// emaxi
module emaxi( 
   wr_wait, rd_wait, rr_access, rr_packet, m_axi_awid, m_axi_awaddr,
   m_axi_awlen, m_axi_awsize, m_axi_awburst, m_axi_awlock,
   m_axi_awcache, m_axi_awprot, m_axi_awqos, m_axi_awvalid, m_axi_wid,
   m_axi_wdata, m_axi_wstrb, m_axi_wlast, m_axi_wvalid, m_axi_bready,
   m_axi_arid, m_axi_araddr, m_axi_arlen, m_axi_arsize, m_axi_arburst,
   m_axi_arlock, m_axi_arcache, m_axi_arprot, m_axi_arqos,
   m_axi_arvalid, m_axi_rready,
   wr_access, wr_packet, rd_access, rd_packet, rr_wait, m_axi_aclk,
   m_axi_aresetn, m_axi_awready, m_axi_wready, m_axi_bid, m_axi_bresp,
   m_axi_bvalid, m_axi_arready, m_axi_rid, m_axi_rdata, m_axi_rresp,
   m_axi_rlast, m_axi_rvalid
   );
   parameter M_IDW  = 12;
   parameter PW     = 104;
   parameter AW     = 32;
   parameter DW     = 32;
   input 	       wr_access;
   input [PW-1:0]      wr_packet;   
   output 	       wr_wait;
   input 	       rd_access;
   input [PW-1:0]      rd_packet;
   output 	       rd_wait;
   output 	       rr_access;
   output [PW-1:0]     rr_packet;
   input 	       rr_wait;
   input  	       m_axi_aclk;     
   input  	       m_axi_aresetn;  
   output [M_IDW-1:0]  m_axi_awid;     
   output [31 : 0]     m_axi_awaddr;   
   output [7 : 0]      m_axi_awlen;    
   output [2 : 0]      m_axi_awsize;   
   output [1 : 0]      m_axi_awburst;  
   output              m_axi_awlock;   
   output [3 : 0]      m_axi_awcache;  
   output [2 : 0]      m_axi_awprot;   
   output [3 : 0]      m_axi_awqos;    
   output 	       m_axi_awvalid;  
   input 	       m_axi_awready;  
   output [M_IDW-1:0]  m_axi_wid;     
   output [63 : 0]     m_axi_wdata;    
   output [7 : 0]      m_axi_wstrb;    
   output 	       m_axi_wlast;    
   output 	       m_axi_wvalid;   
   input 	       m_axi_wready;   
   input [M_IDW-1:0]   m_axi_bid;
   input [1 : 0]       m_axi_bresp;    
   input 	       m_axi_bvalid;   
   output 	       m_axi_bready;   
   output [M_IDW-1:0]  m_axi_arid;     
   output [31 : 0]     m_axi_araddr;   
   output [7 : 0]      m_axi_arlen;    
   output [2 : 0]      m_axi_arsize;   
   output [1 : 0]      m_axi_arburst;  
   output              m_axi_arlock;   
   output [3 : 0]      m_axi_arcache;  
   output [2 : 0]      m_axi_arprot;   
   output [3 : 0]      m_axi_arqos;    
  ...
Settings: LEC_CHECK=0, CAP_MARGIN=20, CORE_MARGIN=2, CORE_UTILIZATION=33, GPL_ROUTABILITY_DRIVEN=1, PLACE_DENSITY_LB_ADDON=0.05, SETUP_SLACK_MARGIN=-0.17, SLEW_MARGIN=20; clock period 2.47 ns.
run.sh (not shown) runs the stock make flow with config.mk's settings and CLKGATE_MAP_FILE=.
The starting point produced a layout that fails on setup timing.
Rerun with:
- CORE_UTILIZATION: 33 -> 66
- GPL_ROUTABILITY_DRIVEN: 1 -> unset
- PLACE_DENSITY_LB_ADDON: 0.05 -> unset
- SETUP_SLACK_MARGIN: -0.17 -> unset
- clock period: 2.47 -> 2.6 ns (I/O delays scaled with it)
After rerunning: The new run ran to the end with no violations. Hold slack gains 0.070 ns. Wire length shrinks by about 14%. Setup slack gains 0.10 ns. Sequential power shrinks by about 5%. Utilization grows by 38 points.
Rerun with:
- SETUP_SLACK_MARGIN: unset -> -0.01
- clock period: 2.6 -> 4.43 ns (I/O delays scaled with it)
What happened: Setup slack gains 1.1 ns. Cell count is lower by 2.4%. Cell area falls by 2.8%. Power shrinks by 43%. Synthesized cell count does not change.

========
Starting RTL as in the previous note.
## emaxi
module emaxi( 
   wr_wait, rd_wait, rr_access, rr_packet, m_axi_awid, m_axi_awaddr,
   m_axi_awlen, m_axi_awsize, m_axi_awburst, m_axi_awlock,
   m_axi_awcache, m_axi_awprot, m_axi_awqos, m_axi_awvalid, m_axi_wid,
   m_axi_wdata, m_axi_wstrb, m_axi_wlast, m_axi_wvalid, m_axi_bready,
   m_axi_arid, m_axi_araddr, m_axi_arlen, m_axi_arsize, m_axi_arburst,
   m_axi_arlock, m_axi_arcache, m_axi_arprot, m_axi_arqos,
   m_axi_arvalid, m_axi_rready,
   wr_access, wr_packet, rd_access, rd_packet, rr_wait, m_axi_aclk,
   m_axi_aresetn, m_axi_awready, m_axi_wready, m_axi_bid, m_axi_bresp,
   m_axi_bvalid, m_axi_arready, m_axi_rid, m_axi_rdata, m_axi_rresp,
   m_axi_rlast, m_axi_rvalid
   );
   parameter M_IDW  = 12;
   parameter PW     = 104;
   parameter AW     = 32;
   parameter DW     = 32;
   input 	       wr_access;
   input [PW-1:0]      wr_packet;   
   output 	       wr_wait;
   input 	       rd_access;
   input [PW-1:0]      rd_packet;
   output 	       rd_wait;
   output 	       rr_access;
   output [PW-1:0]     rr_packet;
   input 	       rr_wait;
   input  	       m_axi_aclk;     
   input  	       m_axi_aresetn;  
   output [M_IDW-1:0]  m_axi_awid;     
   output [31 : 0]     m_axi_awaddr;   
   output [7 : 0]      m_axi_awlen;    
   output [2 : 0]      m_axi_awsize;   
   output [1 : 0]      m_axi_awburst;  
   output              m_axi_awlock;   
   output [3 : 0]      m_axi_awcache;  
   output [2 : 0]      m_axi_awprot;   
  ...
==> flow/config.mk <==
export PLATFORM = sky130hd
export DESIGN_NAME = emaxi
export DESIGN_NICKNAME = emaxi
export VERILOG_FILES = /design/flow/design.v
export SDC_FILE = /design/flow/constraint.sdc
export NUM_CORES = 4
export LEC_CHECK = 0
export CAP_MARGIN = 20
export CORE_MARGIN = 2
export CORE_UTILIZATION = 70
export SETUP_SLACK_MARGIN = 0.62
export SLEW_MARGIN = 20
==> flow/constraint.sdc <==
create_clock -name core_clock -period 2.08 [get_ports {m_axi_aclk}]
set_input_delay 0.4160 -clock core_clock [delete_from_list [all_inputs] [get_ports {m_axi_aclk}]]
set_output_delay 0.4160 -clock core_clock [all_outputs]
set_load 0.01 [all_outputs]
The starting point ran to the end with violations: negative setup slack.
Then changed:
CORE_UTILIZATION = 13   (was 70)
SETUP_SLACK_MARGIN = default   (was 0.62)
clock period = 7.38 ns   (was 2.08 ns; I/O delays follow)
What happened:
- Now the flow finished clean
- clock-buffer cell count goes down by 5
- die size goes up to 5.3 times its value
- design area went down by about 0.5%
- total power falls by 74%
Then changed:
CORE_UTILIZATION = 72   (was 13)
SETUP_SLACK_MARGIN = 0.62   (was default)
clock period = 2.09 ns   (was 7.38 ns; I/O delays follow)
The new run never finished: it broke off in global routing (ODB-0269).
Area after synthesis stays the same.
Synthesized cell count stays the same.
Die area fell by about 80%.

========
## v47
emaxi again, from the RTL that the note above started with.
make LEC_CHECK=0 CAP_MARGIN=20 CELL_PAD_IN_SITES_DETAIL_PLACEMENT=1 CELL_PAD_IN_SITES_GLOBAL_PLACEMENT=2 CORE_MARGIN=2 CORE_UTILIZATION=40 CTS_CLUSTER_DIAMETER=259 GPL_TIMING_DRIVEN=0 HOLD_SLACK_MARGIN=0.2 MAX_ROUTING_LAYER=met4 MIN_ROUTING_LAYER=met2 PLACE_DENSITY_LB_ADDON=0.05 SLEW_MARGIN=20 TNS_END_PERCENT=60 finish   # period 5.34 ns
v47 finished every stage and its layout cleared the timing, design-rule and antenna checks.
diff inputs: v47 => v38
Settings: clearing MAX_ROUTING_LAYER, which used to be met4; clearing CELL_PAD_IN_SITES_DETAIL_PLACEMENT, which used to be 1; clearing TNS_END_PERCENT, which used to be 60; clearing CTS_CLUSTER_DIAMETER, which used to be 259; clearing GPL_TIMING_DRIVEN, which used to be 0; clearing HOLD_SLACK_MARGIN, which used to be 0.2; clearing PLACE_DENSITY_LB_ADDON, which used to be 0.05; clearing MIN_ROUTING_LAYER, which used to be met2; clearing CELL_PAD_IN_SITES_GLOBAL_PLACEMENT, which used to be 2; swapping 5.34 for 3.6 in the clock period (ns, I/O delays scaled along).
--- outcome ---
Maximum vdd ir drop: v38 vs v47 up 0.00016 V
Summary: with v47 as the reference, static power due to leakage in v38 moved down by a few percent.
v47 has lower clock power than v38.
v38 does better than v47 on post-route standard cell area excluding fillers.
Modified inputs, v27 compared to v38
Settings: an added SETUP_SLACK_MARGIN of 0.94; a change of CORE_UTILIZATION from 40 to 60; a change of the clock period (ns, I/O delays scaled along) from 3.6 to 3.55.
==> results <==
v27 — sequential fraction of total cell area 1.0 points higher, v38 as reference
The run showing the greater area of placed instances is v38.
v38 ended up with sky130_fd_sc_hd__dfxtp_4 as its worst-path cell with the longest stage delay; v27 ended up with sky130_fd_sc_hd__clkdlybuf4s50_1.
Lower required time at the endpoint of the critical path was reported by v27, not v38.
Core utilization of the finished layout in v27 is 23 points higher than in v38

========
Starting RTL as in the previous note.
export LEC_CHECK = 0
export ABC_AREA = 1
export CAP_MARGIN = 20
export CORE_MARGIN = 2
export CORE_UTILIZATION = 70
export CTS_CLUSTER_SIZE = 88
export PLACE_DENSITY = 0.38
export SLEW_MARGIN = 20
create_clock -name core_clock -period 2.02 [get_ports {m_axi_aclk}]
The baseline produced a layout that fails on setup timing.
==> next run, changes <==
Settings changed: CTS_CLUSTER_SIZE 88 to 75, PLACE_DENSITY 0.38 to unset, SETUP_SLACK_MARGIN set to 0.94.
Clock period 2.02 ns to 5.68 ns, I/O delays scaled along.
Result: With this change the flow finished clean. Clock-buffer cell count climbs by 6. Cell area drops by a little under a tenth. Synthesized cell count is unchanged. Via count shrinks by roughly a tenth. First-iteration DRC count shrinks by a quarter to a third. Total power is lower by well over a third. Register-to-register slack improved by 2.6 ns. Routed wire length goes down by about a fifth. Sequential cell count does not change.
==> next run, changes <==
Settings changed: ABC_AREA 1 to unset, CORE_UTILIZATION 70 to 40, CTS_CLUSTER_SIZE 75 to unset, SETUP_SLACK_MARGIN 0.94 to unset.
Clock period 5.68 ns to 5.0 ns, I/O delays scaled along.
Effect: Register-to-register slack degrades by 0.60 ns. Critical path depth stays the same. Sequential power went up by 15%. Routed wire length decreases by 7.2%. Die area rose by 68%. Setup slack degrades by 0.56 ns. Final area barely changes. Area after synthesis is lower by 3.4%. Synthesized cell count is lower by 35%. Via count fell by 24%.
==> next run, changes <==
Clock period 5.0 ns to 2.12 ns, I/O delays scaled along.
Outcome:
- The changed run completed, yet does not pass: setup timing
- count of clock-buffer cells in the layout climbs by 12
- total power went up to 2.5 times its value
- non-clock buffer count grows by 350
- routed wire length climbs by a few percent
- clock power came out higher by well over a third
- worst setup slack is worse by 1.6 ns
- critical path depth grows by 5
Power figures rest on the tool's default switching activity, not on a simulated workload.
